### flow/run.sh
#!/bin/bash
# the make line also repeats each setting of config.mk as NAME=value (left out here)
make -C /OpenROAD-flow-scripts/flow DESIGN_CONFIG=/design/flow/config.mk WORK_HOME=/design/flow/orfs CLKGATE_MAP_FILE= finish
### flow/config.mk
export PLATFORM = sky130hd
export DESIGN_NAME = SingleCycle_Top
export DESIGN_NICKNAME = SingleCycle_Top
export VERILOG_FILES = /design/flow/design.v
export SDC_FILE = /design/flow/constraint.sdc
export NUM_CORES = 4
export LEC_CHECK = 0
export CAP_MARGIN = 20
export CORE_MARGIN = 2
export CORE_UTILIZATION = 70
export SLEW_MARGIN = 20
### flow/constraint.sdc
create_clock -name core_clock -period 6.46 [get_ports {CLK}]
set_input_delay 1.2920 -clock core_clock [delete_from_list [all_inputs] [get_ports {CLK}]]
set_output_delay 1.2920 -clock core_clock [all_outputs]
set_load 0.01 [all_outputs]
### flow/design.v
package typedefs;
parameter NUM_OPS  = 32;
parameter WIDTH_OP = $clog2(NUM_OPS);
typedef enum logic[WIDTH_OP-1:0] {ALU_ADD , ALU_SUB , ALU_NOT , ALU_AND , ALU_OR , ALU_XOR , ALU_SLL , ALU_SRL , ALU_SLA , ALU_SRA , EQ , GRT , GTU , GTE , LTE , GEU , LEU, ALU_BSL} alu_opcode_t;
typedef enum logic[5:0] {
    ADD   = 6'b000000,
    SUB   = 6'b000001,
    NOT   = 6'b000010,
    AND   = 6'b000011,
    OR    = 6'b000100,
    XOR   = 6'b000101,
    SLL   = 6'b000110,
    SRL   = 6'b000111,
    SRA   = 6'b001000,
    ADDI  = 6'b001001,
    LUI   = 6'b001010,
    ANDI  = 6'b001011,
    ORI   = 6'b001100,
    XORI  = 6'b001101,
    BEQ   = 6'b001110,
    BNE   = 6'b001111,
    BLT   = 6'b010000,
    BGT   = 6'b010001,
    BGE   = 6'b010010,
    BLE   = 6'b010011,
    BLTU  = 6'b010100,
    BGTU  = 6'b010101,
    BGEU  = 6'b010110,
    BLEU  = 6'b010111,
    JAL   = 6'b011000,
    LW    = 6'b011001,
    SW    = 6'b011010,
    LAD   = 6'b011011,
    LOA   = 6'b011100
} opcode_t;
endpackage
module Mux2x1
( 
  input  [15:0] a   ,
  input  [15:0] b   ,
  input  sel ,
  output [15:0] out 
);
logic [15:0] aux;
assign out = aux;
always_comb begin
        aux = (sel == 1'b1) ? b : a;
end
endmodule
module Reg
#(
    parameter WIDTH = 16
)
(
    input  [WIDTH-1:0]  in,
    input               clk,
    input               rst,
    output [WIDTH-1:0]  out
);
logic [WIDTH-1:0] aux;
assign out = aux;
always_ff @(posedge clk or negedge rst) begin
    if (!rst) begin
        aux <= '0;
    end
    else begin
        aux <= in;
    end
end
endmodule
module RegFile
#(
    parameter WIDTH = 16,
    parameter DEPTH = 32,
    parameter ADDR_SIZE = $clog2(DEPTH)
)
(
    input  [ADDR_SIZE-1:0] a1,
    input  [ADDR_SIZE-1:0] a2,
    input  [WIDTH-1:0]     wdata,
    input                  we,
    input                  clk,
    input                  rst,
    output [WIDTH-1:0]     rd1,
    output [WIDTH-1:0]     rd2
);
logic [WIDTH-1:0] file [DEPTH-1:0];  
logic [WIDTH-1:0] out1, out2;
assign rd1 = out1;
assign rd2 = out2;
always_comb begin
	out1 = file[a1];
	out2 = file[a2];
end
always_ff @(negedge clk or negedge rst) begin
    if (!rst) begin
        integer i;
        for (i = 0; i < DEPTH; i = i + 1) begin
            file[i] <= '0;
        end
    end else if (we) begin
        file[a2] <= wdata;
    end
end
endmodule
import typedefs::*;
module ALU
#(
    parameter WIDTH    = 16
)
(
    input  [WIDTH-1:0]    a     ,
    input  [WIDTH-1:0]    b     ,
    input  typedefs::alu_opcode_t       opcode,
    output [WIDTH-1:0]    out   ,
    output                comp
);
logic [WIDTH-1:0] aux_out;
logic             aux_comp;
assign out = aux_out;
assign comp = aux_comp;
always_comb begin
    case (opcode)
        ALU_ADD : begin
            aux_out = (a + b);
            aux_comp = '0;
        end
        ALU_SUB : begin
            aux_out = (a - b);
            aux_comp = '0;
        end
        ALU_NOT : begin
            aux_out = ~a;
            aux_comp = '0;
        end
        ALU_AND : begin
            aux_out = (a & b);
            aux_comp = '0;
        end
        ALU_OR  : begin
            aux_out = (a | b);
            aux_comp = '0;
        end
        ALU_XOR : begin
            aux_out = (a ^ b);
            aux_comp = '0;
        end
        ALU_SLL : begin
            aux_out = (a << b);
            aux_comp = '0;
        end
        ALU_SRL : begin
            aux_out = (a >> b);
            aux_comp = '0;
        end
        ALU_SLA : begin
            aux_out = (a <<< b);
            aux_comp = '0;
        end
        ALU_SRA : begin
            aux_out = (a >>> b);
            aux_comp = '0;
        end
        EQ  : begin
            aux_out = '0;
            aux_comp = (signed'(a) == signed'(b)) ? '1 : '0;
        end
        GRT : begin
            aux_out = '0;
            aux_comp = (signed'(a) > signed'(b)) ? '1 : '0;
        end
        GTU : begin
            aux_out = '0;
            aux_comp = (a > b) ? '1 : '0;
        end
        GTE : begin
            aux_out = '0;
            aux_comp = (signed'(a) >= signed'(b)) ? '1 : '0;
        end
        LTE : begin
            aux_out = '0;
            aux_comp = (signed'(a) <= signed'(b)) ? '1 : '0;
        end
        GEU : begin
            aux_out = '0;
            aux_comp = (a >= b) ? '1 : '0;
        end
        LEU : begin
            aux_out = '0;
            aux_comp = (a <= b) ? '1 : '0;
        end
		  ALU_BSL : begin		 
            aux_out = (b << 8);
            aux_comp = '0;
        end
        default : begin
            aux_out = '0;
            aux_comp = '0;
        end
    endcase
end
endmodule
import typedefs::*;
module Controller
(
    input  logic        clk       ,
    input  typedefs::opcode_t     op        ,
    input  logic        comp      ,
    output logic        sel_PC    ,
    output logic        sum_imm   ,
    output logic        store_pc  ,
    output logic        reg_we    ,
    output logic        alu_imm   ,
    output typedefs::alu_opcode_t alu_ctrl  ,
    output logic        alu_bypass,
	 output logic			alu_feedback_in,
    output logic        mem_we    ,
    output logic        mem_bypass
);
always_comb begin
    case(op)
        ADD  : begin
            sel_PC     = '0;
            sum_imm    = '0;
            store_pc   = '0;
            reg_we     = '0;
            alu_imm    = '0;
            alu_ctrl   = ALU_ADD;
            alu_bypass = '0;
				alu_feedback_in = '0;
            mem_we     = '0;
            mem_bypass = '0;        
        end
        SUB  : begin
            sel_PC     = '0;
            sum_imm    = '0;
            store_pc   = '0;
            reg_we     = '0;
            alu_imm    = '0;
            alu_ctrl   = ALU_SUB;
            alu_bypass = '0;
				alu_feedback_in = '0;
            mem_we     = '0;
            mem_bypass = '0;        
        end
        NOT : begin
            sel_PC     = '0;
            sum_imm    = '0;
            store_pc   = '0;
            reg_we     = '0;
            alu_imm    = '0;
            alu_ctrl   = ALU_NOT;
            alu_bypass = '0;
				alu_feedback_in = '0;
            mem_we     = '0;
            mem_bypass = '0;        
        end
        AND  : begin
            sel_PC     = '0;
            sum_imm    = '0;
            store_pc   = '0;
            reg_we     = '0;
            alu_imm    = '0;
            alu_ctrl   = ALU_AND;
            alu_bypass = '0;
				alu_feedback_in = '0;
            mem_we     = '0;
            mem_bypass = '0;        
        end
        OR   : begin
            sel_PC     = '0;
            sum_imm    = '0;
            store_pc   = '0;
            reg_we     = '0;
            alu_imm    = '0;
            alu_ctrl   = ALU_OR;
            alu_bypass = '0;
				alu_feedback_in = '0;
            mem_we     = '0;
            mem_bypass = '0;        
        end
        XOR  : begin
            sel_PC     = '0;
            sum_imm    = '0;
            store_pc   = '0;
            reg_we     = '0;
            alu_imm    = '0;
            alu_ctrl   = ALU_XOR;
            alu_bypass = '0;
				alu_feedback_in = '0;
            mem_we     = '0;
            mem_bypass = '0;        
        end
        SLL  : begin
            sel_PC     = '0;
            sum_imm    = '0;
            store_pc   = '0;
            reg_we     = '0;
            alu_imm    = '0;
            alu_ctrl   = ALU_SLL;
            alu_bypass = '0;
				alu_feedback_in = '0;
            mem_we     = '0;
            mem_bypass = '0;        
        end
        SRL  : begin
            sel_PC     = '0;
            sum_imm    = '0;
            store_pc   = '0;
            reg_we     = '0;
            alu_imm    = '0;
            alu_ctrl   = ALU_SRL;
            alu_bypass = '0;
				alu_feedback_in = '0;
            mem_we     = '0;
            mem_bypass = '0;        
        end
        SRA  : begin
            sel_PC     = '0;
            sum_imm    = '0;
            store_pc   = '0;
            reg_we     = '0;
            alu_imm    = '0;
            alu_ctrl   = ALU_SRA;
            alu_bypass = '0;
				alu_feedback_in = '0;
            mem_we     = '0;
            mem_bypass = '0;        
        end
        ADDI : begin
            sel_PC     = '0;
            sum_imm    = '0;
            store_pc   = '0;
            reg_we     = '0;
            alu_imm    = '1;
            alu_ctrl   = ALU_ADD;
            alu_bypass = '0;
				alu_feedback_in = '1;
            mem_we     = '0;
            mem_bypass = '0;        
        end
        LUI  : begin
            sel_PC     = '0;
            sum_imm    = '0;
            store_pc   = '0;
            reg_we     = '0;
            alu_imm    = '1;
            alu_ctrl   = ALU_BSL;
            alu_bypass = '0;
				alu_feedback_in = '0;
            mem_we     = '0;
            mem_bypass = '0;        
        end
        ANDI : begin
            sel_PC     = '0;
            sum_imm    = '0;
            store_pc   = '0;
            reg_we     = '0;
            alu_imm    = '1;
            alu_ctrl   = ALU_AND;
            alu_bypass = '0;
				alu_feedback_in = '1;
            mem_we     = '0;
            mem_bypass = '0;        
        end
        ORI  : begin
            sel_PC     = '0;
            sum_imm    = '0;
            store_pc   = '0;
            reg_we     = '0;
            alu_imm    = '1;
            alu_ctrl   = ALU_OR;
            alu_bypass = '0;
				alu_feedback_in = '1;
            mem_we     = '0;
            mem_bypass = '0;        
        end
        XORI : begin
            sel_PC     = '0;
            sum_imm    = '0;
            store_pc   = '0;
            reg_we     = '0;
            alu_imm    = '1;
            alu_ctrl   = ALU_XOR;
            alu_bypass = '0;
				alu_feedback_in = '1;
            mem_we     = '0;
            mem_bypass = '0;        
        end
        BEQ  : begin
            sel_PC     = '0;
            if(comp == '1) 
                sum_imm = '1;
            else
                sum_imm = '0;
            store_pc   = '0;
            reg_we     = '0;
            alu_imm    = '0;
            alu_ctrl   = EQ;
				alu_feedback_in = '0;
            alu_bypass = '0;
            mem_we     = '0;
            mem_bypass = '0;
        end
        BNE  : begin
            sel_PC     = '0;
            if(comp == '0) 
                sum_imm = '1;
            else
                sum_imm = '0;
            store_pc   = '0;
            reg_we     = '0;
            alu_imm    = '0;
            alu_ctrl   = EQ;
				alu_feedback_in = '0;
            alu_bypass = '0;
            mem_we     = '0;
            mem_bypass = '0;
        end
        BGT  : begin
            sel_PC     = '0;
            if(comp == '1) 
                sum_imm = '1;
            else
                sum_imm = '0;
            store_pc   = '0;
            reg_we     = '0;
            alu_imm    = '0;
            alu_ctrl   = GRT;
				alu_feedback_in = '0;
            alu_bypass = '0;
            mem_we     = '0;
            mem_bypass = '0;
        end
        BLT  : begin
            sel_PC     = '0;
            if(comp == '0) 
                sum_imm = '1;
            else
                sum_imm = '0;
            store_pc   = '0;
            reg_we     = '0;
            alu_imm    = '0;
            alu_ctrl   = GRT;
				alu_feedback_in = '0;
            alu_bypass = '0;
            mem_we     = '0;
            mem_bypass = '0;
        end
        BGE  : begin
            sel_PC     = '0;
            if(comp == '1) 
                sum_imm = '1;
            else
                sum_imm = '0;
            store_pc   = '0;
            reg_we     = '0;
            alu_imm    = '0;
            alu_ctrl   = GTE;
				alu_feedback_in = '0;
            alu_bypass = '0;
            mem_we     = '0;
            mem_bypass = '0;
        end
        BLE : begin
            sel_PC     = '0;
            if(comp == '1) 
                sum_imm = '1;
            else
                sum_imm = '0;
            store_pc   = '0;
            reg_we     = '0;
            alu_imm    = '0;
            alu_ctrl   = LTE;
				alu_feedback_in = '0;
            alu_bypass = '0;
            mem_we     = '0;
            mem_bypass = '0;
        end
        BGTU : begin
            sel_PC     = '0;
            if(comp == '1) 
                sum_imm = '1;
            else
                sum_imm = '0;
            store_pc   = '0;
            reg_we     = '0;
            alu_imm    = '0;
            alu_ctrl   = GTU;
				alu_feedback_in = '0;
            alu_bypass = '0;
            mem_we     = '0;
            mem_bypass = '0;
        end
        BLTU : begin
            sel_PC     = '0;
            if(comp == '0) 
                sum_imm = '1;
            else
                sum_imm = '0;
            store_pc   = '0;
            reg_we     = '0;
            alu_imm    = '0;
            alu_ctrl   = GTU;
				alu_feedback_in = '0;
            alu_bypass = '0;
            mem_we     = '0;
            mem_bypass = '0;
        end
        BGEU : begin
            sel_PC     = '0;
            if(comp == '1) 
                sum_imm = '1;
            else
                sum_imm = '0;
            store_pc   = '0;
            reg_we     = '0;
            alu_imm    = '0;
            alu_ctrl   = GEU;
				alu_feedback_in = '0;
            alu_bypass = '0;
            mem_we     = '0;
            mem_bypass = '0;
        end
        BLEU : begin
            sel_PC     = '0;
            if(comp == '1) 
                sum_imm = '1;
            else
                sum_imm = '0;
            store_pc   = '0;
            reg_we     = '0;
            alu_imm    = '0;
            alu_ctrl   = LEU;
				alu_feedback_in = '0;
            alu_bypass = '0;
            mem_we     = '0;
            mem_bypass = '0;
        end
        JAL  : begin
            sel_PC     = '1;
            sum_imm    = '0;
            store_pc   = '1;
            reg_we     = '1;
            alu_imm    = '0;
            alu_ctrl   = ALU_ADD;
            alu_bypass = '0;
				alu_feedback_in = '0;
            mem_we     = '0;
            mem_bypass = '0;
        end
        LW   : begin
            sel_PC     = '0;
            sum_imm    = '0;
            store_pc   = '0;
            reg_we     = '1;
            alu_imm    = '0;
            alu_ctrl   = ALU_ADD;
            alu_bypass = '0;
				alu_feedback_in = '0;
            mem_we     = '0;
            mem_bypass = '0;
        end
        SW   : begin
            sel_PC     = '0;
            sum_imm    = '0;
            store_pc   = '0;
            reg_we     = '0;
            alu_imm    = '0;
            alu_ctrl   = ALU_ADD;
            alu_bypass = '0;
				alu_feedback_in = '0;
            mem_we     = '1;
            mem_bypass = '0;
        end
        LAD  : begin
            sel_PC     = '0;
            sum_imm    = '0;
            store_pc   = '0;
            reg_we     = '1;
            alu_imm    = '0;
            alu_ctrl   = ALU_ADD;
            alu_bypass = '0;
				alu_feedback_in = '0;
            mem_we     = '0;
            mem_bypass = '1;
        end
        LOA  : begin
            sel_PC     = '0;
            sum_imm    = '0;
            store_pc   = '0;
            reg_we     = '0;
            alu_imm    = '0;
            alu_ctrl   = ALU_ADD;
            alu_bypass = '1;
				alu_feedback_in = '0;
            mem_we     = '0;
            mem_bypass = '0;
        end
        default : begin
            sel_PC     = '0;
            sum_imm    = '0;
            store_pc   = '0;
            reg_we     = '0;
            alu_imm    = '0;
            alu_ctrl   = ALU_ADD;
            alu_bypass = '0;
				alu_feedback_in = '0;
            mem_we     = '0;
            mem_bypass = '0;
        end
    endcase
end
endmodule
import typedefs::*;
module SingleCycle_Top
(
	input				CLK	,
	input				RST	,
	output [9:0]	IMEM_ADDR	,
	input	 [15:0]	IMEM_RDATA	,
	output [9:0]	DMEM_ADDR	,
	output [15:0]	DMEM_WDATA	,
	output			DMEM_WE		,
	input	 [15:0]	DMEM_RDATA
);
	wire [15:0] sel_pc_out;
	wire [15:0] pc_out;
	wire [15:0] im_out;
	wire [15:0] alu_in;
	wire [15:0] rd1;
	wire [15:0] rd2;
	wire [15:0] alu_imm_out;
	wire [15:0] alu_out;
	wire [15:0] alu_bypass_out;
	wire [15:0] aux_out;
	wire [15:0] mem_out;
	wire [15:0] mem_bypass_out;
	wire [15:0] store_pc_out;
	wire [15:0] sum_imm_out;
	wire               comp;
	wire               sel_pc;    
	wire               sum_imm;   
	wire               store_pc;  
	wire               reg_we;    
	wire               alu_imm;   
	typedefs::alu_opcode_t alu_ctrl;  
	wire               alu_bypass;
	wire					 alu_feedback_in;
	wire               mem_we;    
	wire               mem_bypass;
	Controller control_block(
		.clk(CLK), 
		.op(typedefs::opcode_t'(im_out[15:10])), 
		.comp(comp), 
		.sel_PC(sel_pc), 
		.sum_imm(sum_imm), 
		.store_pc(store_pc), 
		.reg_we(reg_we), 
		.alu_imm(alu_imm), 
		.alu_ctrl(alu_ctrl), 
		.alu_bypass(alu_bypass),
		.alu_feedback_in(alu_feedback_in),
		.mem_we(mem_we), 
		.mem_bypass(mem_bypass)
	);
	Mux2x1 feedback_mux(
		.a(rd1), 
		.b(aux_out), 
		.sel(alu_feedback_in), 
		.out(alu_in)
	);
	Mux2x1 pc_mux(
		.a(pc_out + sum_imm_out), 
		.b(aux_out), 
		.sel(sel_pc), 
		.out(sel_pc_out)
	);
	Mux2x1 sum_imm_mux(
		.a(16'h1), 
		.b(aux_out), 
		.sel(sum_imm), 
		.out(sum_imm_out)
	);
	Reg pc(
		.in(sel_pc_out), 
		.clk(CLK),
		.rst(RST), 
		.out(pc_out)
	);
	assign IMEM_ADDR = pc_out[9:0];
	assign im_out    = IMEM_RDATA;
	RegFile reg_file(
		.a1(im_out[9:5]), 
		.a2(im_out[4:0]), 
		.wdata(store_pc_out), 
		.we(reg_we), 
		.clk(CLK),
		.rst(RST),
		.rd1(rd1), 
		.rd2(rd2)
	);
	Mux2x1 alu_imm_mux(
		.a(rd2), 
		.b({8'h0, im_out[7:0]}), 
		.sel(alu_imm), 
		.out(alu_imm_out)
	);
	ALU my_alu(
		.a(alu_in), 
		.b(alu_imm_out), 
		.opcode(alu_ctrl), 
		.out(alu_out), 
		.comp(comp)
	);
	Mux2x1 alu_bypass_mux(
		.a(alu_out), 
		.b(alu_imm_out), 
		.sel(alu_bypass), 
		.out(alu_bypass_out)
	);
	Reg aux(
		.in(alu_bypass_out), 
		.clk(CLK), 
		.rst(RST),
		.out(aux_out)
	);
	assign DMEM_ADDR  = aux_out[9:0];
	assign DMEM_WDATA = rd2;
	assign DMEM_WE    = mem_we;
	assign mem_out    = DMEM_RDATA;
	Mux2x1 mem_bypass_mux(
		.a(mem_out), 
		.b(aux_out), 
		.sel(mem_bypass), 
		.out(mem_bypass_out)
	);
	Mux2x1 store_pc_mux(
		.a(mem_bypass_out), 
		.b(pc_out), 
		.sel(store_pc), 
		.out(store_pc_out)
	);
endmodule
==> results of run 1 <==
==> through the flow <==
step	cells	util (%)	hold WS (ps)
after floorplan	4095	-	410
after global placement	5462	90.3	429
after detailed placement	5462	90.3	441
after CTS	5613	97.2	464
==> per-layer routing <==
metal,overflow,global-route usage [%]
met1,481,98.9
met2,2529,124
met3,439,96.5
met4,1021,117
met5,59,87.2
==> repair_timing <==
item,4_1_cts
hold buffers,0
buffers inserted,44
cloned,2
pin swaps,79
gates resized,268
hold endpoints to repair,0
setup endpoints to repair,210
==> flow_summary.toml, run 1 <==
# flow metrics
[synth]
yosys.area.top_type_share_pct = 38.0
ys_types = 114
synthCells = 4095
synth_area_per_cell_um2 = 8.23
async_reset_ff_share_pct = 100
edf_count = 0
yosys.area_share.aoi_pct = 22.2
synthTopCellsByCount = "643 x nand2_1, 592 x o21ai_0, 512 x dfrtn_1"
top_area_cell = "dfrtn_1"
synth_seq_share_pct = 40.4
ys_sh_mux_pct = 2.61
netlist_logic_family_top = "simple AND/OR/NAND/NOR gates"
synthFlopType = "dfrtn_1"
synth_warnings = 6
top_cell = "nand2_1"
xor_share_pct = 0.312
numSynthFlops = 544
ys_cells = 4095
syn_area_um2 = 33700
simple_gate_share_pct = 25.6
synthAdderAreaFrac_pct = 2.52
ys_chip_area_um2 = 33700
floorplan.nets = 4195
area_leaders = "dfrtn_1 38%, o21ai_0 8.8%, nand2_1 7.2%"

[clocking]
htreeDepth = 2
cts.sinks = 544
cts_root_buf = "clkbuf_16"
clock_path_buffers = 3
cts_buffers = 57

[die]
die_h_um = 223
initCoreUtil_pct = 70.8
io_pins = 71
coreArea_um2 = 47600
die_w_um = 223
rows = 80
die_area_um2 = 49900

[global_route]
track_usage_pct = 108
overflow = 4529

[place]
place_ws_ps = -3800
place_hpwl_um = 134000
gp_congestion = 1.31
placed_area_um2 = 43000
port_buffers = 70

[status]
error_line = "[ERROR GRT-0116] Global routing finished with congestion. Check the congestion regions in the DRC Viewer."
outcome = "did not finish"
haltStage = "5_1_grt"
==> run 2: changes to the inputs <==
CORE_UTILIZATION = 40   (was 70)
clock period = 20.1 ns   (was 6.46 ns; I/O delays follow)
==> run 2 against run 1 <==
  * The run now finishes clean
  * Synthesized area stayed put
  * Die size is 73% higher
  * Synthesized cell count stayed put
==> flow_summary.toml, run 2 <==
# implementation run metrics
[worst_setup_path]
crit_start = "reg_file.file[24][5]"
worst_path_max_delay_cell = "mux2i_1"
cp.buffers_inverters = 1
path_class = "reg -> reg"
cp.depth = 31
r2r_start = "reg_file.file[24][5]"
critPathTopFamily = "AND-OR/OR-AND gates"
reg2reg_depth = 31
arrival_ps = 19700
rr_endpoint = "pc.aux[14]"
reg2reg_setup_slack_ps = 940
worstSetupEndpoint = "pc.aux[14]"
crit_required_ps = 20640
cp_max_fo = 10
slowest_delay_ps = 750
path_common_cell = "o21ai_0"
crit_path_end_kind = "flip-flop"
crit_path_start_kind = "flip-flop"

[final_timing]
hold_violations = 0
drv_slew = 0
rsz0062_at_grt = "no"
tightest_slew_ps = 1310
skew_ps = 58.5
worst_hold_slack_ps = 447
finalSetupViolations = 0
setup_tns_ps = 0
slew_headroom_pct = 12.2

[global_route]
grt_first_pass_wirelength_um = 251000
met1_usage_pct = 49.8
use_met3_pct = 15.7
track_usage_pct = 40.3
grt_max_degree = 136
gr-usage-met2_pct = 56.7
grt_pass1_vias = 33600
overflow = 0
antenna_found_initial = 11
busiest_layer = "met2"

[routing]
finalWirelength_um = 177000
dr.pass1.iters = 7
drc_errors = 0
ant_nets = 0
route.detailed.wl_per_inst_um = 34.5
vias = 35800
drt_iter0_markers = 6011
vias_per_cell = 6.96

[min_path]
min_path_type = "reg -> reg"
hold_end = "reg_file.file[6][2]"
whs_path_depth = 2
hold_start = "reg_file.file[6][2]"

[die]
coreArea_um2 = 83600
io_pins = 71
rows = 106
die_w_um = 294
die_area_um2 = 86600
die_h_um = 294
initCoreUtil_pct = 40.3

[synth]
syn_area_um2 = 33700
top_cell = "nand2_1"
ys_types = 114
netlist_logic_family_top = "simple AND/OR/NAND/NOR gates"
synthTopCellsByCount = "643 x nand2_1, 592 x o21ai_0, 512 x dfrtn_1"
synthAdderAreaFrac_pct = 2.52
synthCells = 4095
floorplan.nets = 4195
ys_chip_area_um2 = 33700
synth_seq_share_pct = 40.4
top_area_cell = "dfrtn_1"
synth_area_per_cell_um2 = 8.23
xor_share_pct = 0.312
synth_warnings = 6
area_leaders = "dfrtn_1 38%, o21ai_0 8.8%, nand2_1 7.2%"
synthFlopType = "dfrtn_1"
edf_count = 0
yosys.area.top_type_share_pct = 38.0
simple_gate_share_pct = 25.6
ys_sh_mux_pct = 2.61
ys_cells = 4095
numSynthFlops = 544
yosys.area_share.aoi_pct = 22.2
async_reset_ff_share_pct = 100

[status]
outcome = "timing/DRC/antenna clean"

[clocking]
clk_latency_ps = 640
clock_path_buffers = 3
cts.sinks = 544
cts.clk_slew.worst_paths_ps = 60
htreeDepth = 3
cts_root_buf = "clkbuf_16"
cts_hold_buf = 0
cts_tree = "done"
cts_buffers = 67
post_cts_resized = 0
cts_setup_buffers = 0

[place]
gp_congestion = 1.03
place_hpwl_um = 117000
port_buffers = 70
placed_area_um2 = 35500

[cells_and_area]
final_nets = 4108
final_util_pct = 45.2
area_growth_pct = 12.0
final_area_um2 = 37700

[job]
log.warning_count = 70
maxCapViolations = 0

[power]
power_leakage_nw = 16.4
pg_clk_w = 0.00124
p_total_w = 0.00295
power_frac_comb_pct = 16.0
power.group.top = "clock"
pwr-share-clk_pct = 42.1
vdd_ir_drop_max_mv = 0.0614
powerSeq_w = 0.00123
power_density_nw_per_um2 = 78.2
p_switching_w = 0.000919
p_int_w = 0.00203
p_comb_w = 0.000473
pwr-share-seq_pct = 41.8
switching_share_pct = 31.1
-- run 2: final cells by class --
class / count / area, µm²
clock buffers: 94 / 1970
inverters: 70 / 265
repair buffers: 245 / 2030
clock inverters: 23 / 236
well taps: 1080 / 1350
flip-flops and latches: 544 / 13600
fillers: 8348 / 45800
diodes: 7 / 17.5
multi-input cells: 3080 / 18300
-- run 2: per-stage QoR --
stage	setup WS [ps]	instances
floorplan	2620	4095
CTS	1230	5135
detailed placement	1220	5018
finish	945	5143
global placement	1290	5018
global route	477	5137
-- run 2: layer usage --
metal	routed length [µm]	vias up	part of all wire, %
li1	-	14800	-
met1	64100	17000	36
met2	71900	3067	41
met3	25500	927	14
met4	15800	6	8.9
met5	77	-	0.043
==> run 3: changes to the inputs <==
ABC_AREA = 1   (was default)
CAP_MARGIN = 40   (was 20)
CORE_ASPECT_RATIO = 1.73   (was default)
CORE_UTILIZATION = 50   (was 40)
CTS_CLUSTER_SIZE = 98   (was default)
HOLD_SLACK_MARGIN = 0.04   (was default)
SETUP_SLACK_MARGIN = 2.52   (was default)
TNS_END_PERCENT = 95   (was default)
clock period = 9.62 ns   (was 20.1 ns; I/O delays follow)
==> run 3 against run 2 <==
  * The flow now stops in 5_1_grt
  * Die size is 21% lower
  * Synthesized cell count is 17% higher
  * Synthesized area is 1.2% lower
==> flow_summary.toml, run 3 <==
# flow metrics
[status]
outcome = "did not finish"
haltStage = "5_1_grt"
error_line = "[ERROR GRT-0116] Global routing finished with congestion. Check the congestion regions in the DRC Viewer."

[synth]
yosys.area_share.aoi_pct = 16.8
synth_warnings = 6
async_reset_ff_share_pct = 100
top_area_cell = "dfrtn_1"
ys_types = 51
simple_gate_share_pct = 31.2
edf_count = 0
synthTopCellsByCount = "1586 x nand2_1, 652 x o21ai_0, 512 x dfrtn_1"
ys_chip_area_um2 = 33300
syn_area_um2 = 33300
top_cell = "nand2_1"
ys_sh_mux_pct = 0
ys_cells = 4805
synth_seq_share_pct = 40.9
yosys.area.top_type_share_pct = 38.5
netlist_logic_family_top = "simple AND/OR/NAND/NOR gates"
synthFlopType = "dfrtn_1"
area_leaders = "dfrtn_1 38%, nand2_1 18%, o21ai_0 9.8%"
floorplan.nets = 4905
synthCells = 4805
numSynthFlops = 544
synthAdderAreaFrac_pct = 2.55
xor_share_pct = 0.421
synth_area_per_cell_um2 = 6.93

[place]
port_buffers = 70
gp_congestion = 1.24
place_hpwl_um = 152000

[die]
die_h_um = 343
rows = 124
die_w_um = 200
coreArea_um2 = 65900
initCoreUtil_pct = 50.5
io_pins = 71
die_area_um2 = 68800

[clocking]
clock_path_buffers = 3
cts_buffers = 54
cts.sinks = 544
cts_hold_buf = 0
cts_root_buf = "clkbuf_16"
htreeDepth = 2

[global_route]
overflow = 735
track_usage_pct = 74.2
run 3: timing repair:
| action | CTS |
|---|---|
| gates resized | 545 |
| buffers inserted | 76 |
| cloned | 11 |
| pin swaps | 123 |
| setup endpoints to repair | 593 |
run 3: per-stage QoR:
stage                     worst slack [ps]  TNS [ps]  std cells  cell area, µm²  hold WS [ps]
after floorplan                       -686     -2920       4805           33500           414
after global placement               -1870    -19430       6251           40600           427
after detailed placement             -1980    -20910       6251           40600           433
after CTS                            -1100     -9150       6438           44900           433
run 3: layer usage:
layer | GRT usage (%) | GRT overflow
met1 | 73.9 | 1
met2 | 95.4 | 459
met3 | 53.8 | 9
met4 | 75.8 | 266
met5 | 16.6 | 0
==> run 4: changes to the inputs <==
ABC_AREA = 0   (was 1)
CORE_UTILIZATION = 72   (was 50)
CTS_CLUSTER_DIAMETER = 372   (was default)
CTS_CLUSTER_SIZE = 35   (was 98)
MAX_ROUTING_LAYER = met4   (was default)
SETUP_SLACK_MARGIN = default   (was 2.52)
clock period = 12.1 ns   (was 9.62 ns; I/O delays follow)
==> run 4 against run 3 <==
  * The flow again stops in 5_1_grt
  * Synthesized area is 1.2% higher
  * Synthesized cell count is 15% lower
  * Die size is 29% lower
==> flow_summary.toml, run 4 <==
# flow metrics
[status]
outcome = "did not finish"
haltStage = "5_1_grt"
error_line = "[ERROR GRT-0116] Global routing finished with congestion. Check the congestion regions in the DRC Viewer."

[synth]
async_reset_ff_share_pct = 100
simple_gate_share_pct = 25.6
ys_cells = 4095
ys_sh_mux_pct = 2.61
netlist_logic_family_top = "simple AND/OR/NAND/NOR gates"
top_area_cell = "dfrtn_1"
floorplan.nets = 4195
ys_types = 114
yosys.area_share.aoi_pct = 22.2
yosys.area.top_type_share_pct = 38.0
synth_warnings = 6
synthTopCellsByCount = "643 x nand2_1, 592 x o21ai_0, 512 x dfrtn_1"
synthFlopType = "dfrtn_1"
synthCells = 4095
numSynthFlops = 544
top_cell = "nand2_1"
synth_area_per_cell_um2 = 8.23
syn_area_um2 = 33700
xor_share_pct = 0.312
ys_chip_area_um2 = 33700
synthAdderAreaFrac_pct = 2.52
edf_count = 0
synth_seq_share_pct = 40.4
area_leaders = "dfrtn_1 38%, o21ai_0 8.8%, nand2_1 7.2%"

[die]
rows = 104
initCoreUtil_pct = 72.8
die_area_um2 = 48600
coreArea_um2 = 46300
die_h_um = 289
die_w_um = 169
io_pins = 71

[global_route]
overflow = 346
track_usage_pct = 86.4

[clocking]
cts_root_buf = "clkbuf_16"
cts_buffers = 19
clock_path_buffers = 3
htreeDepth = 1
cts.sinks = 544

[place]
port_buffers = 70
gp_congestion = 1.38
place_hpwl_um = 117000
[run 4: routing by layer]
layer  overflow  GRT usage (%)
met5          -              -
met4        134           85.6
met3         38           73.8
met2        143           97.1
met1         31           85.7
[run 4: metrics by stage]
step | cell area (µm²) | setup TNS (ps) | setup WS [ps] | cells | utilization, %
CTS | 39400 | -3020 | -666 | 5027 | 85.0
global placement | 38300 | -2930 | -809 | 4959 | 82.7
floorplan | 33800 | -716 | -469 | 4095 | -
detailed placement | 38500 | -3540 | -921 | 4973 | 83.1
[run 4: timing repair]
action,CTS
resized,45
hold endpoints to repair,0
setup endpoints to repair,10
hold buffers,0
pin swaps,46
cloned,0
setup buffers,35
==> run 5: changes to the inputs <==
ABC_AREA = 1   (was 0)
CAP_MARGIN = 25   (was 40)
CORE_ASPECT_RATIO = 1.81   (was 1.73)
CORE_MARGIN = 8   (was 2)
CORE_UTILIZATION = 57   (was 72)
CTS_CLUSTER_DIAMETER = 389   (was 372)
CTS_CLUSTER_SIZE = 21   (was 35)
GPL_ROUTABILITY_DRIVEN = 0   (was default)
GPL_TIMING_DRIVEN = 1   (was default)
HOLD_SLACK_MARGIN = 0.27   (was 0.04)
MIN_ROUTING_LAYER = met2   (was default)
PLACE_DENSITY_LB_ADDON = 0.06   (was default)
SLEW_MARGIN = 30   (was 20)
TNS_END_PERCENT = 65   (was 95)
clock period = 10.8 ns   (was 12.1 ns; I/O delays follow)
==> run 5 against run 4 <==
  * The flow again stops in 5_1_grt
  * Die size up 37%
  * Synthesized cell count up 17%
  * Synthesized area down 1.2%
==> flow_summary.toml, run 5 <==
# flow metrics
[place]
place_hpwl_um = 136000
placed_area_um2 = 39700
dp_cells = 6034
port_buffers = 70

[die]
die_w_um = 196
initCoreUtil_pct = 57.5
io_pins = 71
die_area_um2 = 66700
coreArea_um2 = 57900
die_h_um = 341
rows = 119

[status]
error_line = "[ERROR GRT-0116] Global routing finished with congestion. Check the congestion regions in the DRC Viewer."
outcome = "did not finish"
haltStage = "5_1_grt"

[clocking]
cts_buffers = 29
cts.sinks = 544
clock_path_buffers = 3
cts_root_buf = "clkbuf_16"
htreeDepth = 1

[synth]
async_reset_ff_share_pct = 100
edf_count = 0
yosys.area_share.aoi_pct = 16.8
netlist_logic_family_top = "simple AND/OR/NAND/NOR gates"
ys_chip_area_um2 = 33300
ys_types = 51
floorplan.nets = 4905
top_area_cell = "dfrtn_1"
synthCells = 4805
ys_cells = 4805
syn_area_um2 = 33300
yosys.area.top_type_share_pct = 38.5
xor_share_pct = 0.421
synthAdderAreaFrac_pct = 2.55
synth_area_per_cell_um2 = 6.93
synth_warnings = 6
synth_seq_share_pct = 40.9
top_cell = "nand2_1"
ys_sh_mux_pct = 0
simple_gate_share_pct = 31.2
numSynthFlops = 544
synthTopCellsByCount = "1586 x nand2_1, 652 x o21ai_0, 512 x dfrtn_1"
area_leaders = "dfrtn_1 38%, nand2_1 18%, o21ai_0 9.8%"
synthFlopType = "dfrtn_1"

[global_route]
track_usage_pct = 95.7
overflow = 2286
## run 5: repair_timing
action,CTS
pin swaps,32
setup buffers,28
hold buffers,0
resized,39
setup endpoints to repair,9
## run 5: metal layers
metal	overflow	global-route usage, %
met1	-	-
met2	995	96.9
met3	876	99.0
met4	415	87.7
met5	-	-
## run 5: per-stage QoR
step	TNS (ps)	hold WS [ps]	utilization, %	setup WS (ps)
CTS	-1090	435	70.5	-257
detailed placement	-4310	433	68.5	-777
global placement	-3420	426	68.5	-656
floorplan	-150	414	-	-104
==> run 6: changes to the inputs <==
CAP_MARGIN = 40   (was 25)
CORE_ASPECT_RATIO = 1.73   (was 1.81)
CORE_MARGIN = 2   (was 8)
CORE_UTILIZATION = 36   (was 57)
CTS_CLUSTER_DIAMETER = default   (was 389)
CTS_CLUSTER_SIZE = 98   (was 21)
GPL_ROUTABILITY_DRIVEN = default   (was 0)
GPL_TIMING_DRIVEN = default   (was 1)
HOLD_SLACK_MARGIN = 0.04   (was 0.27)
MAX_ROUTING_LAYER = default   (was met4)
MIN_ROUTING_LAYER = default   (was met2)
PLACE_DENSITY_LB_ADDON = default   (was 0.06)
SLEW_MARGIN = 20   (was 30)
TNS_END_PERCENT = 95   (was 65)
clock period = 21.2 ns   (was 10.8 ns; I/O delays follow)
==> run 6 against run 5 <==
  * The run now finishes clean
  * Synthesized cell count is the same
  * Synthesized area unchanged
  * Die size grew 42%
==> flow_summary.toml, run 6 <==
# implementation run metrics
[synth]
yosys.area.top_type_share_pct = 38.5
synthAdderAreaFrac_pct = 2.55
ys_chip_area_um2 = 33300
edf_count = 0
area_leaders = "dfrtn_1 38%, nand2_1 18%, o21ai_0 9.8%"
simple_gate_share_pct = 31.2
top_area_cell = "dfrtn_1"
top_cell = "nand2_1"
ys_sh_mux_pct = 0
syn_area_um2 = 33300
synth_seq_share_pct = 40.9
synthTopCellsByCount = "1586 x nand2_1, 652 x o21ai_0, 512 x dfrtn_1"
floorplan.nets = 4905
ys_cells = 4805
synth_area_per_cell_um2 = 6.93
synth_warnings = 6
numSynthFlops = 544
ys_types = 51
async_reset_ff_share_pct = 100
xor_share_pct = 0.421
synthFlopType = "dfrtn_1"
synthCells = 4805
yosys.area_share.aoi_pct = 16.8
netlist_logic_family_top = "simple AND/OR/NAND/NOR gates"

[power]
power.group.top = "sequential cells"
vdd_ir_drop_max_mv = 0.0644
pg_clk_w = 0.00108
p_switching_w = 0.000887
power_density_nw_per_um2 = 71.2
power_frac_comb_pct = 16.8
powerSeq_w = 0.00117
p_int_w = 0.00182
pwr-share-seq_pct = 43.2
switching_share_pct = 32.7
pwr-share-clk_pct = 39.9
power_leakage_nw = 17.7
p_comb_w = 0.000457

[worst_setup_path]
worst_path_max_delay_cell = "nor4_1"
worstSetupEndpoint = "pc.aux[14]"
crit_start = "reg_file.file[26][4]"
crit_required_ps = 21770
cp.depth = 41
crit_path_end_kind = "flip-flop"
path_common_cell = "nand2_1"
cp.buffers_inverters = 5
rr_endpoint = "pc.aux[14]"
critPathTopFamily = "simple AND/OR/NAND/NOR gates"
crit_path_start_kind = "flip-flop"
arrival_ps = 19210
slowest_delay_ps = 840
path_class = "reg -> reg"
reg2reg_depth = 41
cp_max_fo = 16
r2r_start = "reg_file.file[26][4]"
reg2reg_setup_slack_ps = 2560

[cells_and_area]
area_growth_pct = 14.3
final_nets = 4876

[die]
coreArea_um2 = 91700
rows = 146
initCoreUtil_pct = 36.3
io_pins = 71
die_area_um2 = 95000
die_w_um = 235
die_h_um = 404

[routing]
drc_errors = 0
dr.pass1.iters = 8
route.detailed.wl_per_inst_um = 33.6
drt_iter0_markers = 5061
vias = 37400
vias_per_cell = 6.22
ant_nets = 0
finalWirelength_um = 202000

[job]
log.warning_count = 67
maxCapViolations = 0

[final_timing]
worst_hold_slack_ps = 432
rsz0062_at_grt = "no"
drv_slew = 0
slew_headroom_pct = 28.8
skew_ps = 77.4
hold_violations = 0
setup_tns_ps = 0
tightest_slew_ps = 1070
finalSetupViolations = 0

[place]
gp_congestion = 1.10
place_hpwl_um = 144000
port_buffers = 70

[global_route]
overflow = 0
antenna_found_initial = 22
grt_pass1_vias = 35400
track_usage_pct = 42.0
grt_first_pass_wirelength_um = 278000
grt_max_degree = 150

[min_path]
hold_end = "reg_file.file[23][0]"
whs_path_depth = 2
min_path_type = "reg -> reg"
hold_start = "reg_file.file[23][0]"

[clocking]
cts.clk_slew.worst_paths_ps = 60
clock_path_buffers = 3
cts_tree = "done"
cts_hold_buf = 0
htreeDepth = 2
cts_buffers = 55
clk_latency_ps = 700
cts_setup_buffers = 0
cts_root_buf = "clkbuf_16"
post_cts_resized = 0
cts.sinks = 544

[status]
outcome = "timing/DRC/antenna clean"
run 6: through the flow:
stage | instance area [µm²] | power, W | util [%] | worst slack, ps | std cells
final | 38100 | 0.00271 | 41.5 | 2560 | 6017
after global routing | 38000 | 0.00279 | 41.5 | 2310 | 6006
after CTS | 37800 | 0.00269 | 41.2 | 2960 | 5988
after detailed placement | 35800 | 0.00163 | 39.1 | 2490 | 5885
after global placement | 35200 | 0.00162 | 38.4 | 2310 | 5853
after floorplan | 33300 | 0.00141 | - | 4460 | 4805
run 6: final cells by class:
| type | count | area, µm² |
|---|---|---|
| Fill cell | 9894 | 53600 |
| Multi-Input combinational cell | 3570 | 17200 |
| Sequential cell | 544 | 13600 |
| Timing Repair Buffer | 224 | 2430 |
| Clock buffer | 73 | 1560 |
| Tap cell | 1184 | 1480 |
| Inverter | 381 | 1430 |
| Clock inverter | 30 | 353 |
| Antenna cell | 11 | 27.5 |
run 6: metal layers:
metal / share of wire [%] / global-route usage (%)
met5: 0.094 / 0
met4: 12 / 41.5
met3: 10 / 12.3
met2: 45 / 66.3
met1: 33 / 44.3
==> run 7: changes to the inputs <==
CAP_MARGIN = 20   (was 40)
CORE_ASPECT_RATIO = default   (was 1.73)
CORE_UTILIZATION = 71   (was 36)
CTS_CLUSTER_DIAMETER = 372   (was default)
HOLD_SLACK_MARGIN = default   (was 0.04)
PLACE_DENSITY = 0.39   (was default)
SETUP_SLACK_MARGIN = 0.72   (was default)
TNS_END_PERCENT = 10   (was 95)
clock period = 8.66 ns   (was 21.2 ns; I/O delays follow)
==> run 7 against run 6 <==
  * The flow now stops in 5_1_grt
  * Synthesized area is the same
  * Die size shrank 49%
  * Synthesized cell count stayed put
==> flow_summary.toml, run 7 <==
# flow metrics
[synth]
xor_share_pct = 0.421
numSynthFlops = 544
async_reset_ff_share_pct = 100
edf_count = 0
synthFlopType = "dfrtn_1"
synthTopCellsByCount = "1586 x nand2_1, 652 x o21ai_0, 512 x dfrtn_1"
top_area_cell = "dfrtn_1"
ys_cells = 4805
syn_area_um2 = 33300
synth_warnings = 6
ys_types = 51
simple_gate_share_pct = 31.2
ys_chip_area_um2 = 33300
area_leaders = "dfrtn_1 38%, nand2_1 18%, o21ai_0 9.8%"
yosys.area.top_type_share_pct = 38.5
synth_seq_share_pct = 40.9
yosys.area_share.aoi_pct = 16.8
ys_sh_mux_pct = 0
top_cell = "nand2_1"
netlist_logic_family_top = "simple AND/OR/NAND/NOR gates"
floorplan.nets = 4905
synthCells = 4805
synth_area_per_cell_um2 = 6.93
synthAdderAreaFrac_pct = 2.55

[die]
die_w_um = 221
rows = 79
initCoreUtil_pct = 71.7
die_h_um = 221
io_pins = 71
die_area_um2 = 48600
coreArea_um2 = 46500

[clocking]
cts.sinks = 544
cts_buffers = 9
htreeDepth = 1
clock_path_buffers = 3
cts_hold_buf = 0
cts_root_buf = "clkbuf_16"

[place]
place_ws_ps = -1650
place_hpwl_um = 116000
port_buffers = 70
dp_cells = 5964
gp_congestion = 1.29

[global_route]
track_usage_pct = 80.7
overflow = 5

[status]
haltStage = "5_1_grt"
outcome = "did not finish"
error_line = "[ERROR GRT-0232] Routing congestion too high. Check the congestion heatmap in the GUI."
## run 7: per-stage QoR
step | utilization (%) | hold WS (ps) | area, µm²
after floorplan | - | 414 | 33400
after global placement | 86.5 | 426 | 40200
after detailed placement | 86.5 | 433 | 40200
after CTS | 88.4 | 439 | 41100
## run 7: what timing repair did
item                       4_1_cts
pin swaps                       93
cloned                           0
gates resized                  186
setup endpoints to repair       63
buffers inserted                25
## run 7: per-layer routing
metal	global-route usage, %	overflow
met1	83.7	0
met2	91.6	0
met3	71.1	0
met4	73.4	5
met5	45.2	0
==> run 8: changes to the inputs <==
CAP_MARGIN = 25   (was 20)
CORE_ASPECT_RATIO = 1.81   (was default)
CORE_MARGIN = 8   (was 2)
CORE_UTILIZATION = 57   (was 71)
CTS_CLUSTER_DIAMETER = 389   (was 372)
CTS_CLUSTER_SIZE = 21   (was 98)
GPL_ROUTABILITY_DRIVEN = 0   (was default)
GPL_TIMING_DRIVEN = 1   (was default)
HOLD_SLACK_MARGIN = 0.27   (was default)
MIN_ROUTING_LAYER = met2   (was default)
PLACE_DENSITY = default   (was 0.39)
PLACE_DENSITY_LB_ADDON = 0.24   (was default)
SETUP_SLACK_MARGIN = default   (was 0.72)
SLEW_MARGIN = 30   (was 20)
TNS_END_PERCENT = 75   (was 10)
clock period = 10.8 ns   (was 8.66 ns; I/O delays follow)
==> run 8 against run 7 <==
  * The flow again stops in 5_1_grt
  * Die size up 37%
  * Synthesized cell count is the same
  * Synthesized area unchanged
==> flow_summary.toml, run 8 <==
# flow metrics
[synth]
synth_seq_share_pct = 40.9
synthTopCellsByCount = "1586 x nand2_1, 652 x o21ai_0, 512 x dfrtn_1"
synth_warnings = 6
synthCells = 4805
async_reset_ff_share_pct = 100
ys_cells = 4805
top_cell = "nand2_1"
ys_chip_area_um2 = 33300
netlist_logic_family_top = "simple AND/OR/NAND/NOR gates"
syn_area_um2 = 33300
ys_sh_mux_pct = 0
yosys.area.top_type_share_pct = 38.5
synth_area_per_cell_um2 = 6.93
simple_gate_share_pct = 31.2
numSynthFlops = 544
edf_count = 0
ys_types = 51
synthFlopType = "dfrtn_1"
top_area_cell = "dfrtn_1"
synthAdderAreaFrac_pct = 2.55
area_leaders = "dfrtn_1 38%, nand2_1 18%, o21ai_0 9.8%"
floorplan.nets = 4905
yosys.area_share.aoi_pct = 16.8
xor_share_pct = 0.421

[global_route]
track_usage_pct = 93.5
overflow = 2110

[die]
coreArea_um2 = 57900
rows = 119
io_pins = 71
die_area_um2 = 66700
initCoreUtil_pct = 57.5
die_w_um = 196
die_h_um = 341

[clocking]
cts.sinks = 544
cts_hold_buf = 0
clock_path_buffers = 3
htreeDepth = 1
cts_buffers = 29
cts_root_buf = "clkbuf_16"

[place]
port_buffers = 70
placed_area_um2 = 39700
dp_cells = 6047
place_hpwl_um = 131000

[status]
outcome = "did not finish"
haltStage = "5_1_grt"
error_line = "[ERROR GRT-0116] Global routing finished with congestion. Check the congestion regions in the DRC Viewer."
run 8: per-stage QoR:
stage	hold slack [ps]	setup slack, ps
after CTS	435	-337
after global placement	426	-967
after detailed placement	433	-682
after floorplan	414	-104
run 8: what timing repair did:
| item | 4_1_cts |
|---|---|
| gates resized | 40 |
| pin swaps | 48 |
| setup endpoints to repair | 9 |
| setup buffers | 39 |
run 8: metal layers:
metal / GRT overflow / global-route usage [%]
met3: 687 / 95.9
met4: 434 / 88.7
met1: - / -
met2: 884 / 94.8
met5: 105 / 84.4
==> run 9: changes to the inputs <==
CELL_PAD_IN_SITES_DETAIL_PLACEMENT = 1   (was default)
CTS_CLUSTER_SIZE = 13   (was 21)
MAX_ROUTING_LAYER = met4   (was default)
PLACE_DENSITY_LB_ADDON = 0.06   (was 0.24)
SLEW_MARGIN = 10   (was 30)
TNS_END_PERCENT = 65   (was 75)
==> run 9 against run 8 <==
  * The flow stops in 3_5_place_dp
  * Synthesized cell count did not move
  * Synthesized area did not move
  * Die size did not move
==> flow_summary.toml, run 9 <==
# flow metrics
[status]
outcome = "did not finish"
haltStage = "3_5_place_dp"
error_line = "[ERROR DPL-0033] detailed placement checks failed during check placement."

[synth]
synthCells = 4805
top_area_cell = "dfrtn_1"
top_cell = "nand2_1"
synth_warnings = 6
synthTopCellsByCount = "1586 x nand2_1, 652 x o21ai_0, 512 x dfrtn_1"
async_reset_ff_share_pct = 100
yosys.area_share.aoi_pct = 16.8
netlist_logic_family_top = "simple AND/OR/NAND/NOR gates"
ys_types = 51
yosys.area.top_type_share_pct = 38.5
xor_share_pct = 0.421
edf_count = 0
floorplan.nets = 4905
syn_area_um2 = 33300
simple_gate_share_pct = 31.2
synth_seq_share_pct = 40.9
ys_sh_mux_pct = 0
ys_chip_area_um2 = 33300
ys_cells = 4805
synthFlopType = "dfrtn_1"
synth_area_per_cell_um2 = 6.93
numSynthFlops = 544
synthAdderAreaFrac_pct = 2.55
area_leaders = "dfrtn_1 38%, nand2_1 18%, o21ai_0 9.8%"

[die]
coreArea_um2 = 57900
initCoreUtil_pct = 57.5
io_pins = 71
die_w_um = 196
rows = 119
die_area_um2 = 66700
die_h_um = 341

[place]
port_buffers = 70
-- run 9: metrics by stage --
stage          power, W  instance area [µm²]
3_3_place_gp    0.00333                39700
2_1_floorplan   0.00279                33400
==> run 10: changes to the inputs <==
CAP_MARGIN = 20   (was 25)
CELL_PAD_IN_SITES_DETAIL_PLACEMENT = default   (was 1)
CELL_PAD_IN_SITES_GLOBAL_PLACEMENT = 1   (was default)
CORE_ASPECT_RATIO = default   (was 1.81)
CORE_MARGIN = 2   (was 8)
CORE_UTILIZATION = 56   (was 57)
CTS_CLUSTER_DIAMETER = default   (was 389)
CTS_CLUSTER_SIZE = default   (was 13)
GPL_ROUTABILITY_DRIVEN = 1   (was 0)
GPL_TIMING_DRIVEN = default   (was 1)
HOLD_SLACK_MARGIN = 0.29   (was 0.27)
MIN_ROUTING_LAYER = met1   (was met2)
PLACE_DENSITY_LB_ADDON = default   (was 0.06)
SETUP_SLACK_MARGIN = 3.15   (was default)
SLEW_MARGIN = 25   (was 10)
TNS_END_PERCENT = default   (was 65)
clock period = 20.1 ns   (was 10.8 ns; I/O delays follow)
==> run 10 against run 9 <==
  * The run now finishes clean
  * Synthesized area stayed put
  * Die size is 8.0% lower
  * Synthesized cell count stayed put
==> flow_summary.toml, run 10 <==
# implementation run metrics
[status]
outcome = "timing/DRC/antenna clean"

[worst_setup_path]
crit_start = "IMEM_RDATA[1]"
worst_path_max_delay_cell = "nor2_2"
cp.buffers_inverters = 4
path_common_cell = "nand2_1"
crit_chain = "clkdlybuf4s50_1 > inv_2 > nor2_2 > nand3_2 > inv_1 > nand2_1 > buf_4 > nand2_1 > o21ai_0"
arrival_ps = 7680
cp_max_fo = 24
r2r_start = "reg_file.file[14][13]"
crit_required_ps = 10480
reg2reg_setup_slack_ps = 3440
slowest_delay_ps = 750
path_class = "in -> reg"
crit_path_start_kind = "primary input"
rr_endpoint = "pc.aux[15]"
cp.depth = 9
worstSetupEndpoint = "reg_file.file[2][0]"
crit_path_end_kind = "flip-flop"
reg2reg_depth = 39
critPathTopFamily = "simple AND/OR/NAND/NOR gates"

[clocking]
cts_tree = "done"
clk_latency_ps = 690
cts_root_buf = "clkbuf_16"
clock_path_buffers = 3
cts_hold_buf = 0
cts.clk_slew.worst_paths_ps = 50
htreeDepth = 2
cts.sinks = 544
cts_buffers = 60

[min_path]
hold_start = "reg_file.file[12][8]"
min_path_type = "reg -> reg"
whs_path_depth = 2
hold_end = "reg_file.file[12][8]"

[die]
io_pins = 71
die_area_um2 = 61400
initCoreUtil_pct = 56.5
die_w_um = 248
coreArea_um2 = 58900
die_h_um = 248
rows = 89

[synth]
ys_chip_area_um2 = 33300
synth_seq_share_pct = 40.9
synthAdderAreaFrac_pct = 2.55
synthTopCellsByCount = "1586 x nand2_1, 652 x o21ai_0, 512 x dfrtn_1"
yosys.area_share.aoi_pct = 16.8
synthCells = 4805
numSynthFlops = 544
floorplan.nets = 4905
xor_share_pct = 0.421
edf_count = 0
netlist_logic_family_top = "simple AND/OR/NAND/NOR gates"
synthFlopType = "dfrtn_1"
top_cell = "nand2_1"
area_leaders = "dfrtn_1 38%, nand2_1 18%, o21ai_0 9.8%"
yosys.area.top_type_share_pct = 38.5
syn_area_um2 = 33300
ys_sh_mux_pct = 0
async_reset_ff_share_pct = 100
synth_warnings = 6
ys_types = 51
ys_cells = 4805
top_area_cell = "dfrtn_1"
simple_gate_share_pct = 31.2
synth_area_per_cell_um2 = 6.93

[global_route]
grt_pass1_vias = 35400
grt_max_degree = 152
grt_first_pass_wirelength_um = 256000
antenna_found_initial = 19
track_usage_pct = 60.8
overflow = 0

[power]
pwr-share-seq_pct = 42.4
switching_share_pct = 31.6
p_comb_w = 0.000489
p_int_w = 0.00200
power_leakage_nw = 17.6
powerSeq_w = 0.00124
vdd_ir_drop_max_mv = 0.0918
power.group.top = "sequential cells"
pwr-share-clk_pct = 40.9
power_density_nw_per_um2 = 78.0
pg_clk_w = 0.00119
power_frac_comb_pct = 16.7
p_switching_w = 0.000922

[routing]
drt_iter0_markers = 7270
finalWirelength_um = 177000
ant_nets = 0
vias_per_cell = 6.85
vias = 38400
drc_errors = 0
dr.pass1.iters = 15
route.detailed.wl_per_inst_um = 31.6

[cells_and_area]
final_nets = 4849
nFillCells = 5515
seq_area_um2 = 13600
stdcell_count = 5598
area_growth_pct = 12.4
combGateArea_um2 = 17600

[final_timing]
hold_violations = 0
drv_slew = 0
slew_headroom_pct = 28.8
worst_hold_slack_ps = 430
setup_tns_ps = 0
skew_ps = 74.7
tightest_slew_ps = 1070
finalSetupViolations = 0
rsz0062_at_grt = "yes"

[place]
port_buffers = 70
dp_cells = 5447
place_hpwl_um = 120000
gp_congestion = 1.15

[job]
log.warning_count = 67
maxCapViolations = 0
==> run 10: area by class of cell <==
type                       instances  share of cell area (%)
tap                              773                    2.58
multi-input combinational       3570                    46.9
clock buffer                      74                    4.29
timing repair buffer             191                    4.50
clock inverter                    37                    1.23
inverter                         381                    3.89
sequential                       544                    36.4
antenna                           27                   0.180
timing repair inverter             1                  0.0201
==> run 10: routing by layer <==
metal	track usage [%]	up-vias	wire length (µm)
li1	-	15900	-
met4	52.4	0	21800
met5	-	-	0
met3	38.2	1403	28600
met2	78.8	3576	69700
met1	63.3	17500	56900
==> run 10: what timing repair did <==
item	4_1_cts	5_1_grt
gates cloned	0	1
setup endpoints to repair	80	232
pin swaps	1	21
buffers inserted	0	12
resized	20	121
==> run 10: stage by stage <==
stage	total power, W	instance area [µm²]	utilization (%)	worst slack (ps)
2_1_floorplan	0.00149	33300	-	3950
3_3_place_gp	0.00169	34600	58.8	2330
3_5_place_dp	0.00169	34700	58.8	2260
4_1_cts	0.00286	36800	62.4	3150
5_1_grt	0.00298	37400	63.5	2850
6_report	0.00292	37400	63.6	2810
==> run 11: changes to the inputs <==
CAP_MARGIN = 5   (was 20)
CELL_PAD_IN_SITES_GLOBAL_PLACEMENT = default   (was 1)
CORE_ASPECT_RATIO = 1.73   (was default)
CORE_UTILIZATION = 51   (was 56)
CTS_CLUSTER_DIAMETER = 311   (was default)
CTS_CLUSTER_SIZE = 98   (was default)
GPL_ROUTABILITY_DRIVEN = default   (was 1)
HOLD_SLACK_MARGIN = 0.04   (was 0.29)
MAX_ROUTING_LAYER = default   (was met4)
MIN_ROUTING_LAYER = default   (was met1)
PLACE_DENSITY = 0.35   (was default)
SETUP_SLACK_MARGIN = default   (was 3.15)
SLEW_MARGIN = 20   (was 25)
TNS_END_PERCENT = 95   (was default)
clock period = 21.2 ns   (was 20.1 ns; I/O delays follow)
==> run 11 against run 10 <==
  * The run now fails in 5_1_grt
  * Synthesized cell count did not move
  * Synthesized area did not move
  * Die size rose by 9.8%
==> flow_summary.toml, run 11 <==
# flow metrics
[status]
outcome = "did not finish"
haltStage = "5_1_grt"
error_line = "[ERROR GRT-0116] Global routing finished with congestion. Check the congestion regions in the DRC Viewer."

[synth]
synthAdderAreaFrac_pct = 2.55
xor_share_pct = 0.421
ys_sh_mux_pct = 0
synthTopCellsByCount = "1586 x nand2_1, 652 x o21ai_0, 512 x dfrtn_1"
synthCells = 4805
async_reset_ff_share_pct = 100
simple_gate_share_pct = 31.2
synthFlopType = "dfrtn_1"
ys_cells = 4805
top_area_cell = "dfrtn_1"
ys_chip_area_um2 = 33300
numSynthFlops = 544
synth_warnings = 6
yosys.area_share.aoi_pct = 16.8
yosys.area.top_type_share_pct = 38.5
synth_area_per_cell_um2 = 6.93
edf_count = 0
ys_types = 51
top_cell = "nand2_1"
area_leaders = "dfrtn_1 38%, nand2_1 18%, o21ai_0 9.8%"
synth_seq_share_pct = 40.9
syn_area_um2 = 33300
floorplan.nets = 4905
netlist_logic_family_top = "simple AND/OR/NAND/NOR gates"

[die]
rows = 123
coreArea_um2 = 64800
die_w_um = 198
io_pins = 71
die_area_um2 = 67400
die_h_um = 340
initCoreUtil_pct = 51.4

[clocking]
clock_path_buffers = 3
cts_buffers = 9
cts_setup_buffers = 0
cts_root_buf = "clkbuf_16"
htreeDepth = 1
cts.sinks = 544
post_cts_resized = 0
cts_hold_buf = 0

[place]
gp_congestion = 1.14
place_ws_ps = 2520
port_buffers = 70
place_hpwl_um = 143000

[global_route]
track_usage_pct = 70.1
overflow = 322
run 11: per-layer routing:
metal | global-route usage (%) | GRT overflow
met5 | 16.2 | 0
met4 | 68.8 | 134
met3 | 50.5 | 6
met2 | 88.6 | 182
met1 | 71.7 | 0
run 11: stage by stage:
step | instance area, µm² | hold slack (ps) | cells
2_1_floorplan | 33300 | 414 | 4805
3_3_place_gp | 34900 | 426 | 5560
3_5_place_dp | 34900 | 434 | 5560
4_1_cts | 35100 | 443 | 5572
==> run 12: changes to the inputs <==
ABC_AREA = 0   (was 1)
CAP_MARGIN = 40   (was 5)
CORE_UTILIZATION = 70   (was 51)
CTS_CLUSTER_DIAMETER = default   (was 311)
CTS_CLUSTER_SIZE = 35   (was 98)
MAX_ROUTING_LAYER = met4   (was default)
PLACE_DENSITY = default   (was 0.35)
clock period = 15.7 ns   (was 21.2 ns; I/O delays follow)
==> run 12 against run 11 <==
  * Synthesized cell count decreased by 15%
  * Synthesized area rose by 1.2%
  * Die size fell by 26%
  * The flow again stops in 5_1_grt
==> flow_summary.toml, run 12 <==
# flow metrics
[status]
error_line = "[ERROR GRT-0116] Global routing finished with congestion. Check the congestion regions in the DRC Viewer."
haltStage = "5_1_grt"
outcome = "did not finish"

[clocking]
htreeDepth = 2
cts_hold_buf = 0
clock_path_buffers = 3
cts_setup_buffers = 0
cts_root_buf = "clkbuf_16"
cts.sinks = 544
cts_buffers = 51

[synth]
netlist_logic_family_top = "simple AND/OR/NAND/NOR gates"
yosys.area.top_type_share_pct = 38.0
ys_sh_mux_pct = 2.61
synth_area_per_cell_um2 = 8.23
synthTopCellsByCount = "643 x nand2_1, 592 x o21ai_0, 512 x dfrtn_1"
synth_warnings = 6
synth_seq_share_pct = 40.4
top_area_cell = "dfrtn_1"
edf_count = 0
synthAdderAreaFrac_pct = 2.52
ys_types = 114
ys_cells = 4095
top_cell = "nand2_1"
synthCells = 4095
yosys.area_share.aoi_pct = 22.2
synthFlopType = "dfrtn_1"
simple_gate_share_pct = 25.6
floorplan.nets = 4195
syn_area_um2 = 33700
async_reset_ff_share_pct = 100
ys_chip_area_um2 = 33700
xor_share_pct = 0.312
area_leaders = "dfrtn_1 38%, o21ai_0 8.8%, nand2_1 7.2%"
numSynthFlops = 544

[die]
io_pins = 71
die_area_um2 = 50000
coreArea_um2 = 47600
die_w_um = 171
die_h_um = 293
initCoreUtil_pct = 70.9
rows = 105

[place]
gp_congestion = 1.31
placed_area_um2 = 35400
place_hpwl_um = 115000
port_buffers = 70

[global_route]
track_usage_pct = 81.0
overflow = 378
-- run 12: what timing repair did --
action,4_1_cts
setup endpoints to repair,1
resized,2
cloned,0
-- run 12: per-layer routing --
metal | GRT usage [%] | GRT overflow
met5 | - | -
met4 | 77.1 | 129
met3 | 64.2 | 25
met2 | 93.7 | 209
met1 | 82.3 | 15
-- run 12: per-stage QoR --
stage	power, W	instances	setup WS, ps	setup TNS (ps)
floorplan	0.00191	4095	416	0
global placement	0.00216	4619	-29.1	-29.1
detailed placement	0.00218	4627	5.86	0
CTS	0.00345	4720	69.3	0
==> run 13: changes to the inputs <==
ABC_AREA = default   (was 0)
CAP_MARGIN = 20   (was 40)
CORE_ASPECT_RATIO = default   (was 1.73)
CORE_UTILIZATION = 18   (was 70)
CTS_CLUSTER_SIZE = default   (was 35)
HOLD_SLACK_MARGIN = default   (was 0.04)
MAX_ROUTING_LAYER = default   (was met4)
TNS_END_PERCENT = default   (was 95)
clock period = 19.1 ns   (was 15.7 ns; I/O delays follow)
==> run 13 against run 12 <==
  * Now clean on timing, DRC and antenna
  * Die size rose to 3.8 times the previous value
  * Synthesized area did not move
  * Synthesized cell count stayed put
==> flow_summary.toml, run 13 <==
# implementation run metrics
[routing]
dr.max_layer_used = "met5"
finalWirelength_um = 192000
vias = 36300
route.detailed.wl_per_inst_um = 29.4
drt_iter0_markers = 6343
ant_nets = 0
route.met2.wl_um = 76100
drc_errors = 0
dr.pass1.iters = 10
drt-met1-wl_um = 74100
wl_met3_um = 27500
vias_per_cell = 5.55

[power]
pwr-share-clk_pct = 40.9
p_int_w = 0.00208
power.group.top = "sequential cells"
switching_share_pct = 32.2
pwr-share-seq_pct = 42.3
powerSeq_w = 0.00130
vdd_ir_drop_max_mv = 0.0740
power_frac_comb_pct = 16.8
p_comb_w = 0.000516
power_density_nw_per_um2 = 78.0
power_leakage_nw = 16.3
pg_clk_w = 0.00126
p_switching_w = 0.000989

[die]
initCoreUtil_pct = 18.1
die_area_um2 = 191000
io_pins = 71
die_w_um = 437
coreArea_um2 = 186000
die_h_um = 437
rows = 158

[synth]
ys_sh_mux_pct = 2.61
yosys.area_share.aoi_pct = 22.2
top_area_cell = "dfrtn_1"
ys_cells = 4095
synthCells = 4095
synthAdderAreaFrac_pct = 2.52
synth_warnings = 6
area_leaders = "dfrtn_1 38%, o21ai_0 8.8%, nand2_1 7.2%"
xor_share_pct = 0.312
floorplan.nets = 4195
ys_chip_area_um2 = 33700
synth_seq_share_pct = 40.4
numSynthFlops = 544
edf_count = 0
synthFlopType = "dfrtn_1"
synth_area_per_cell_um2 = 8.23
async_reset_ff_share_pct = 100
ys_types = 114
synthTopCellsByCount = "643 x nand2_1, 592 x o21ai_0, 512 x dfrtn_1"
yosys.area.top_type_share_pct = 38.0
simple_gate_share_pct = 25.6
syn_area_um2 = 33700
top_cell = "nand2_1"
netlist_logic_family_top = "simple AND/OR/NAND/NOR gates"

[cells_and_area]
nFillCells = 20700
area_growth_pct = 16.8
final_nets = 4108
final_util_pct = 21.2

[clocking]
clock_path_buffers = 3
cts_tree = "done"
cts_hold_buf = 0
cts_root_buf = "clkbuf_16"
cts.clk_slew.worst_paths_ps = 70
cts.sinks = 544
cts_setup_buffers = 0
cts_buffers = 59
htreeDepth = 2
post_cts_resized = 0
clk_latency_ps = 660

[worst_setup_path]
crit_path_end_kind = "flip-flop"
reg2reg_depth = 32
reg2reg_setup_slack_ps = 710
slowest_delay_ps = 520
worst_path_max_delay_cell = "a2111oi_1"
cp_max_fo = 23
rr_endpoint = "pc.aux[14]"
cp.buffers_inverters = 2
crit_required_ps = 19670
path_common_cell = "o21ai_0"
crit_start = "reg_file.file[24][0]"
worstSetupEndpoint = "pc.aux[14]"
cp.depth = 32
arrival_ps = 18960
path_class = "reg -> reg"
critPathTopFamily = "AND-OR/OR-AND gates"
r2r_start = "reg_file.file[24][0]"
crit_path_start_kind = "flip-flop"

[global_route]
antenna_found_initial = 23
overflow = 0
track_usage_pct = 19.3
grt_pass1_vias = 33800
grt_max_degree = 149
grt_first_pass_wirelength_um = 267000

[job]
maxCapViolations = 0
log.warning_count = 64

[final_timing]
slew_headroom_pct = 10.6
rsz0062_at_grt = "no"
setup_tns_ps = 0
hold_violations = 0
tightest_slew_ps = 1340
skew_ps = 54.3
finalSetupViolations = 0
worst_hold_slack_ps = 437
drv_slew = 0

[place]
port_buffers = 70
gp_congestion = 1.00
place_hpwl_um = 127000

[min_path]
hold_start = "reg_file.file[17][0]"
hold_end = "reg_file.file[17][0]"
min_path_type = "reg -> reg"
whs_path_depth = 2

[status]
outcome = "timing/DRC/antenna clean"
run 13: cell type report:
type                            count  area [µm²]  share of cell area (%)
Timing Repair Buffer              253        2080                    5.29
Sequential cell                   544       13600                    34.6
Clock inverter                     21         309                   0.785
Clock buffer                       87        1720                    4.38
Antenna cell                        7        17.5                  0.0445
Tap cell                         2480        3100                    7.88
Inverter                           70         265                   0.674
Multi-Input combinational cell   3080       18300                    46.4
run 13: through the flow:
stage,std cells,worst slack [ps],total power [W],cell area [µm²]
5_1_grt,6536,72.6,0.00315,39400
3_3_place_gp,6427,667,0.00181,37300
6_report,6542,706,0.00307,39400
3_5_place_dp,6427,653,0.00181,37300
2_1_floorplan,4095,2120,0.00157,33700
4_1_cts,6535,632,0.00305,39400
run 13: layer usage:
| layer | track usage [%] | vias to the layer above |
|---|---|---|
| li1 | - | 14800 |
| met1 | 24.7 | 17700 |
| met2 | 27.1 | 2946 |
| met3 | 8.03 | 813 |
| met4 | 11.3 | 24 |
| met5 | 0 | - |
Power is estimated from default activity; no workload was simulated.
